==> inputs of trial 35 <==
Design top, start of the top module:
module top (
    input  logic        clk,
    input  logic        reset,
    input  logic [31:0] instr,
    output logic [31:0] result
);
clock: 181.0 ns
lec_check: 0
cap_margin: 20
cell_pad_in_sites_global_placement: 0
core_margin: 2
core_utilization: 58
cts_cluster_diameter: 28
max_routing_layer: met5
place_density_lb_addon: 0.07
slew_margin: 20
run.sh (not shown) runs the stock make flow with config.mk's settings and CLKGATE_MAP_FILE=.
==> build 84 (differences from trial 35) <==
- ABC_AREA: default -> 1
- CELL_PAD_IN_SITES_DETAIL_PLACEMENT: default -> 1
- CELL_PAD_IN_SITES_GLOBAL_PLACEMENT: 0 -> default
- CORE_UTILIZATION: 58 -> 40
- CTS_CLUSTER_DIAMETER: 28 -> default
- GPL_TIMING_DRIVEN: default -> 0
- HOLD_SLACK_MARGIN: default -> 0.2
- MAX_ROUTING_LAYER: met5 -> default
- PLACE_DENSITY_LB_ADDON: 0.07 -> default
- SETUP_SLACK_MARGIN: default -> 5.0
==> flow/constraint.sdc (replaced) <==
create_clock -name core_clock -period 250.0 [get_ports {clk}]
set_input_delay 50.0000 -clock core_clock [delete_from_list [all_inputs] [get_ports {clk}]]
set_output_delay 50.0000 -clock core_clock [all_outputs]
set_load 0.01 [all_outputs]
==> Slide: Implementation Results <==
Run Summary

Logic synthesis
  – Adder-Cell Fraction of Synth Area: 17.3%
  – Ys cells: 17.9k
  – Dominant combinational family: simple AND/OR/NAND/NOR gates

Status
  – Status: finished clean

Placement
  – Dpl hpwl: 404 mm
the above is filed under build 84

==> Slide: Implementation Results <==
Implementation Results

Status
  – Last stage: global routing (5_1_grt)
  – Status: aborted with a tool error
  – First Err: [ERROR GRT-0116] Global routing finished with congestion. Check the congestion regions in the DRC Viewer.

Placement
  – Dpl hpwl: 366 mm
the above is filed under trial 35


* * *

==> inputs of job 2009 <==
==> flow/design.v <==
module instruction_decoder (
    input  logic [31:0] instr,
    output logic is_set_height,
    output logic is_set_weight,
    output logic is_calc_bmi,
    output logic is_calc_bmr,
    output logic [31:25] funct7,  
    output logic [31:20] imm,  
    output logic [24:20] rs2,    
    output logic [19:15] rs1,   
    output logic [11:7] rd  
);
    logic [6:0] opcode;
    assign opcode = instr[6:0];
    logic [14:12] w_h;
    assign w_h = instr[14:12];
    assign is_set_height = (opcode == 7'b0001011) & (w_h == 3'b000);
    assign is_set_weight = (opcode == 7'b0001011) & (w_h == 3'b001);
    assign is_calc_bmi   = (opcode == 7'b0001101);
    assign is_calc_bmr   = (opcode == 7'b0001110);
    assign imm = instr[31:20];
    assign rd = instr[11:7];
    assign rs2 = instr[24:20];
    assign rs1 = instr[19:15];
    assign funct7 = (is_calc_bmr)?instr[31:25]:7'b0;
endmodule
module memory (
    input  logic        clk,
    input  logic        reset,
    input  logic        we_height,
    input  logic        we_weight,
    input  logic [4:0]  user_index,
    input  logic [31:0] data_in,
    output logic [31:0] height_out,
    output logic [31:0] weight_out
);
    reg [31:0] mem_height [0:31];
    reg [31:0] mem_weight [0:31];
    always @(posedge clk or posedge reset) begin
         if (reset) begin
           for (int i = 0; i < 32; i++) begin
                mem_height[i] <= 32'd0;     
                mem_weight[i] <= 32'd0;      
            end
        end else begin
            if (we_height) mem_height[user_index] <= data_in;
            if (we_weight) mem_weight[user_index] <= data_in;
        end
    end
    assign height_out = mem_height[user_index];
    assign weight_out = mem_weight[user_index];
endmodule
module alu (
    input logic is_calc_bmi,
    input logic is_calc_bmr,
    input logic [31:0] height,   
    input logic [31:0] weight,   
    input logic [6:0] funct7,    
    output logic [31:0] result
);
    logic [31:0] bmi;
    logic [31:0] bmr;
    logic [31:0] height_mm;
    logic [31:0] height_m2;
    logic [31:0] weight_x10000;  
    logic [5:0] age;
    logic gender;  
    assign gender = funct7[6];
    assign age = funct7[5:0];
    always@(*)begin
        height_mm = height * 10;  
        height_m2 = (height_mm * height_mm) / 10000;  
        weight_x10000 = weight * 10000;
        bmi = 0;
        bmr = 0;
        if (is_calc_bmi) begin
            if (height_m2 != 0)
                bmi = weight_x10000 / height_m2;   
            else
                bmi = 0;
            result = bmi;
        end
        else if (is_calc_bmr) begin
            bmr = (10 * weight) + (625 * height / 100) - (5 * age);
            if (gender)
                bmr = bmr + 5;
            else
                bmr = bmr - 161;
            result = bmr;
        end
        else begin
            result = 0;   
        end
    end
endmodule
module top (
    input  logic        clk,
    input  logic        reset,
    input  logic [31:0] instr,
    output logic [31:0] result
);
    logic is_set_height;
    logic is_set_weight;
    logic is_calc_bmi;
    logic is_calc_bmr;
    logic [31:25] gender_age;
    logic [31:20] imm;  
    logic [24:20] rs2;    
    logic [19:15] rs1;   
    logic [11:7] rd;  
    logic [31:0] height_out;
    logic [31:0] weight_out;
    logic [31:0] alu_result;
    logic [4:0]  user_index;
    instruction_decoder u_decoder(.instr(instr),
        .is_set_height(is_set_height),
        .is_set_weight(is_set_weight),
        .is_calc_bmi(is_calc_bmi),
        .is_calc_bmr(is_calc_bmr),
        .funct7(gender_age),  
        .imm(imm),  
        .rs2(rs2),    
        .rs1(rs1),   
        .rd(rd)  
        );
    logic [31:0] imm_extended;
    assign imm_extended = {{20{imm[31]}}, imm};  
    assign user_index = (is_set_height | is_set_weight) ? rd : rs1;
    memory user_memory(.clk(clk),
        .reset(reset),
        .we_height(is_set_height),
        .we_weight(is_set_weight),
        .user_index(user_index),
        .data_in(imm_extended),
        .height_out(height_out),
        .weight_out(weight_out));
    alu health_alu (
        .is_calc_bmi(is_calc_bmi),
        .is_calc_bmr(is_calc_bmr),
        .height(height_out),
        .weight(weight_out),
        .funct7(gender_age),
        .result(alu_result)
    );
    always @(posedge clk or posedge reset) begin
        if (reset)
            result <= 32'd0;
        else
            result <= alu_result;
    end
endmodule
==> flow/run.sh <==
#!/bin/bash
# the make line also repeats each setting of config.mk as NAME=value (left out here)
make -C /OpenROAD-flow-scripts/flow DESIGN_CONFIG=/design/flow/config.mk WORK_HOME=/design/flow/orfs CLKGATE_MAP_FILE= finish
==> flow/config.mk <==
export PLATFORM = sky130hd
export DESIGN_NAME = top
export DESIGN_NICKNAME = top
export VERILOG_FILES = /design/flow/design.v
export SDC_FILE = /design/flow/constraint.sdc
export NUM_CORES = 4
export LEC_CHECK = 0
export CAP_MARGIN = 20
export CORE_MARGIN = 2
export CORE_UTILIZATION = 68
export CTS_CLUSTER_DIAMETER = 221
export HOLD_SLACK_MARGIN = -0.09
export SETUP_SLACK_MARGIN = 5.0
export SLEW_MARGIN = 20
==> flow/constraint.sdc <==
create_clock -name core_clock -period 191.0 [get_ports {clk}]
set_input_delay 38.2000 -clock core_clock [delete_from_list [all_inputs] [get_ports {clk}]]
set_output_delay 38.2000 -clock core_clock [all_outputs]
set_load 0.01 [all_outputs]
==> job 5819 (differences from job 2009) <==
Settings changed: CELL_PAD_IN_SITES_GLOBAL_PLACEMENT set to 0, CORE_UTILIZATION 68 to 43, CTS_CLUSTER_DIAMETER 221 to 399, HOLD_SLACK_MARGIN -0.09 to unset, MAX_ROUTING_LAYER set to met5, PLACE_DENSITY_LB_ADDON set to 0.07, SETUP_SLACK_MARGIN 5.0 to unset.
==> flow/constraint.sdc (replaced) <==
create_clock -name core_clock -period 143.0 [get_ports {clk}]
set_input_delay 28.6000 -clock core_clock [delete_from_list [all_inputs] [get_ports {clk}]]
set_output_delay 28.6000 -clock core_clock [all_outputs]
set_load 0.01 [all_outputs]
==> job 6410 (differences from job 2009) <==
Settings changed: CORE_UTILIZATION 68 to 59, CTS_CLUSTER_DIAMETER 221 to unset, HOLD_SLACK_MARGIN -0.09 to unset, SETUP_SLACK_MARGIN 5.0 to unset.
==> flow/constraint.sdc (replaced) <==
create_clock -name core_clock -period 240.0 [get_ports {clk}]
set_input_delay 48.0000 -clock core_clock [delete_from_list [all_inputs] [get_ports {clk}]]
set_output_delay 48.0000 -clock core_clock [all_outputs]
set_load 0.01 [all_outputs]
==> notes <==
Job 5819 completed and failed the layout checks on negative setup slack. Job 2009 aborted during global routing (5_1_grt) (GRT-0232). Job 6410 finished clean.
In job 5819 the die size is larger than in job 6410, by about 37%.
In synthesized cell count, job 6410 and job 5819 do not differ.
Against job 5819, the first-iteration DRC count of job 6410 is larger by 25%.
Of job 6410 and job 5819, job 5819 has the higher cell area (gap about 27%, measured against job 5819).
Of job 6410 and job 5819, job 5819 has the higher count of clock-buffer cells in the layout (gap 10).
Between job 5819 and job 6410, the lower utilization is in job 5819 (gap 0.14 points).
In job 5819 the worst hold slack is lower than in job 6410, by 0.00071 ns.
In job 6410 the register-to-register slack is higher than in job 5819, by 72 ns.
